Design scr_search, start of the top module:
module scr_search(clk,rst,start,R_fixed,angle1,adder,error,X,Y,done
    );
wire [13:0] R_LUT[255:0];
wire [13:0] tan_LUT[255:0];
wire [3:0] adder_LUT[255:0];
wire [13:0] sind_LUT[19:0];
assign sind_LUT[0]=14'b00000001001001;
assign sind_LUT[1]=14'b00000001010000;
assign sind_LUT[2]=14'b00000001011000;
assign sind_LUT[3]=14'b00000001011111;
assign sind_LUT[4]=14'b00000001100110;
assign sind_LUT[5]=14'b00000001101110;
assign sind_LUT[6]=14'b00000001110101;
assign sind_LUT[7]=14'b00000001111100;
assign sind_LUT[8]=14'b00000010000100;
assign sind_LUT[9]=14'b00000010001011;
assign sind_LUT[10]=14'b00000010010010;
assign sind_LUT[11]=14'b00000010011010;
assign sind_LUT[12]=14'b00000010100001;
assign sind_LUT[13]=14'b00000010101000;
assign sind_LUT[14]=14'b00000010110000;
assign sind_LUT[15]=14'b00000010110111;
assign sind_LUT[16]=14'b00000010111110;
assign sind_LUT[17]=14'b00000011000110;
assign sind_LUT[18]=14'b00000011001101;
assign sind_LUT[19]=14'b00000011010100;
assign R_LUT[0]=14'b000000000000000;
assign R_LUT[1]=14'b000000010000000;
assign R_LUT[2]=14'b000000100000000;
assign R_LUT[3]=14'b000000110000000;
assign R_LUT[4]=14'b000001000000000;
assign R_LUT[5]=14'b000001010000000;
assign R_LUT[6]=14'b000001100000000;
assign R_LUT[7]=14'b000001110000000;
assign R_LUT[8]=14'b000010000000000;
assign R_LUT[9]=14'b000010010000000;
assign R_LUT[10]=14'b00010100000000;
assign R_LUT[11]=14'b00010110000000;
assign R_LUT[12]=14'b00011000000000;
  ...
clock: 9.79 ns
lec_check: 0
cap_margin: 20
cell_pad_in_sites_detail_placement: 0
cell_pad_in_sites_global_placement: 0
core_aspect_ratio: 0.72
core_margin: 2
core_utilization: 65
gpl_routability_driven: 1
max_routing_layer: met5
place_density_lb_addon: 0.04
setup_slack_margin: 0.17
slew_margin: 0
run.sh (not shown) runs the stock make flow with config.mk's settings and CLKGATE_MAP_FILE=.
The baseline aborted during global routing.
Edit:
Settings changed: CELL_PAD_IN_SITES_DETAIL_PLACEMENT 0 to 2, CELL_PAD_IN_SITES_GLOBAL_PLACEMENT 0 to 2, CORE_UTILIZATION 65 to 25, GPL_ROUTABILITY_DRIVEN 1 to 0.
Clock period 9.79 ns to 6.58 ns, I/O delays scaled along.
After rerunning: The new run reached the layout checks and failed them: negative setup slack; synthesized area is unchanged; die size came out higher to 2.5 times its value; synthesized cell count is unchanged.

========
== ember ==
scr_search again, from the RTL that the note above started with.
make LEC_CHECK=0 CAP_MARGIN=20 CORE_MARGIN=2 CORE_UTILIZATION=58 PLACE_DENSITY=0.6 SLEW_MARGIN=20 finish   # period 8.05 ns
ember: GRT-0116 in 5_1_grt -> run aborted
Relative to ember, the following input files were edited for lagoon:
- CORE_UTILIZATION changed from 58 to 10
- PLACE_DENSITY changed from 0.6 to 0.45
- the clock period (ns, I/O delays scaled along) changed from 8.05 to 15.7
Results
lagoon was carried through to the last stage, and its layout satisfied the timing, DRC and antenna checks. [compare] base=ember new=lagoon: number of instances in the placed design climbed about 40%, number of gates given a new drive strength after cts dropped 126, overall die area climbed about 460%.
The following lists how tundra was set up differently from lagoon:
- SETUP_SLACK_MARGIN: unset -> 0.53
- CORE_UTILIZATION: 10 -> 25
- the clock period (ns, I/O delays scaled along): 15.7 -> 11.3
## What came out
- The logic gate share of total power reported for tundra is greater than that of lagoon by 2.1 points.
- Slew at the pin closest to its max-slew limit on tundra is down relative to lagoon.
- As far as count of multi-input combinational gates goes, tundra and lagoon are indistinguishable; the numbers are identical.
- Compare tundra and lagoon | worst hold margin lower: lagoon
- Clock-pin slew reported for the worst setup and hold paths after clock tree synthesis essentially unchanged between lagoon and tundra.
- Amount of wire on met3 after detailed routing, tundra and lagoon, higher one = lagoon.
- In the tables for tundra and lagoon, number of non-clock buffers reads higher with tundra.
For amber, these inputs were changed with respect to tundra:
- CORE_UTILIZATION changed from 25 to 58
- SETUP_SLACK_MARGIN removed (was 0.53)
- PLACE_DENSITY removed (was 0.45)
- the clock period (ns, I/O delays scaled along) changed from 11.3 to 8.11
### Flow results
Run status, amber: aborted in 5_1_grt, error GRT-0116
Compared tundra against amber; cell total in the yosys stat output within noise.
Lower die extent in y among amber and tundra: amber
amber -> tundra: tally of buffers added on design ports delta 0, exact match
amber improves on tundra in core area.
Buffers inserted during post-CTS setup optimization for amber: 47 up relative to tundra
Taking amber over tundra, the die width ratio works out to 0.66.
For chip area in the Yosys report, amber and tundra come out practically identical.
The inputs of violet differ from those of amber as listed below.
- setting SETUP_SLACK_MARGIN to 3.05 for the first time
- changing CORE_UTILIZATION from 58 to 50
- changing the clock period (ns, I/O delays scaled along) from 8.11 to 12.0
### Flow results
Max core utilization at floorplan across amber and violet: amber
Measured against amber, the HPWL after detailed placement of violet comes out at 0.942 times the reference value.
Status(violet) = ERROR, stage = 5_1_grt
Summary of violet over amber: cell total after placement shrank by 349, area of placed instances shrank by about 20%.
No activity file was given, so power comes from the tool's default toggle rates.
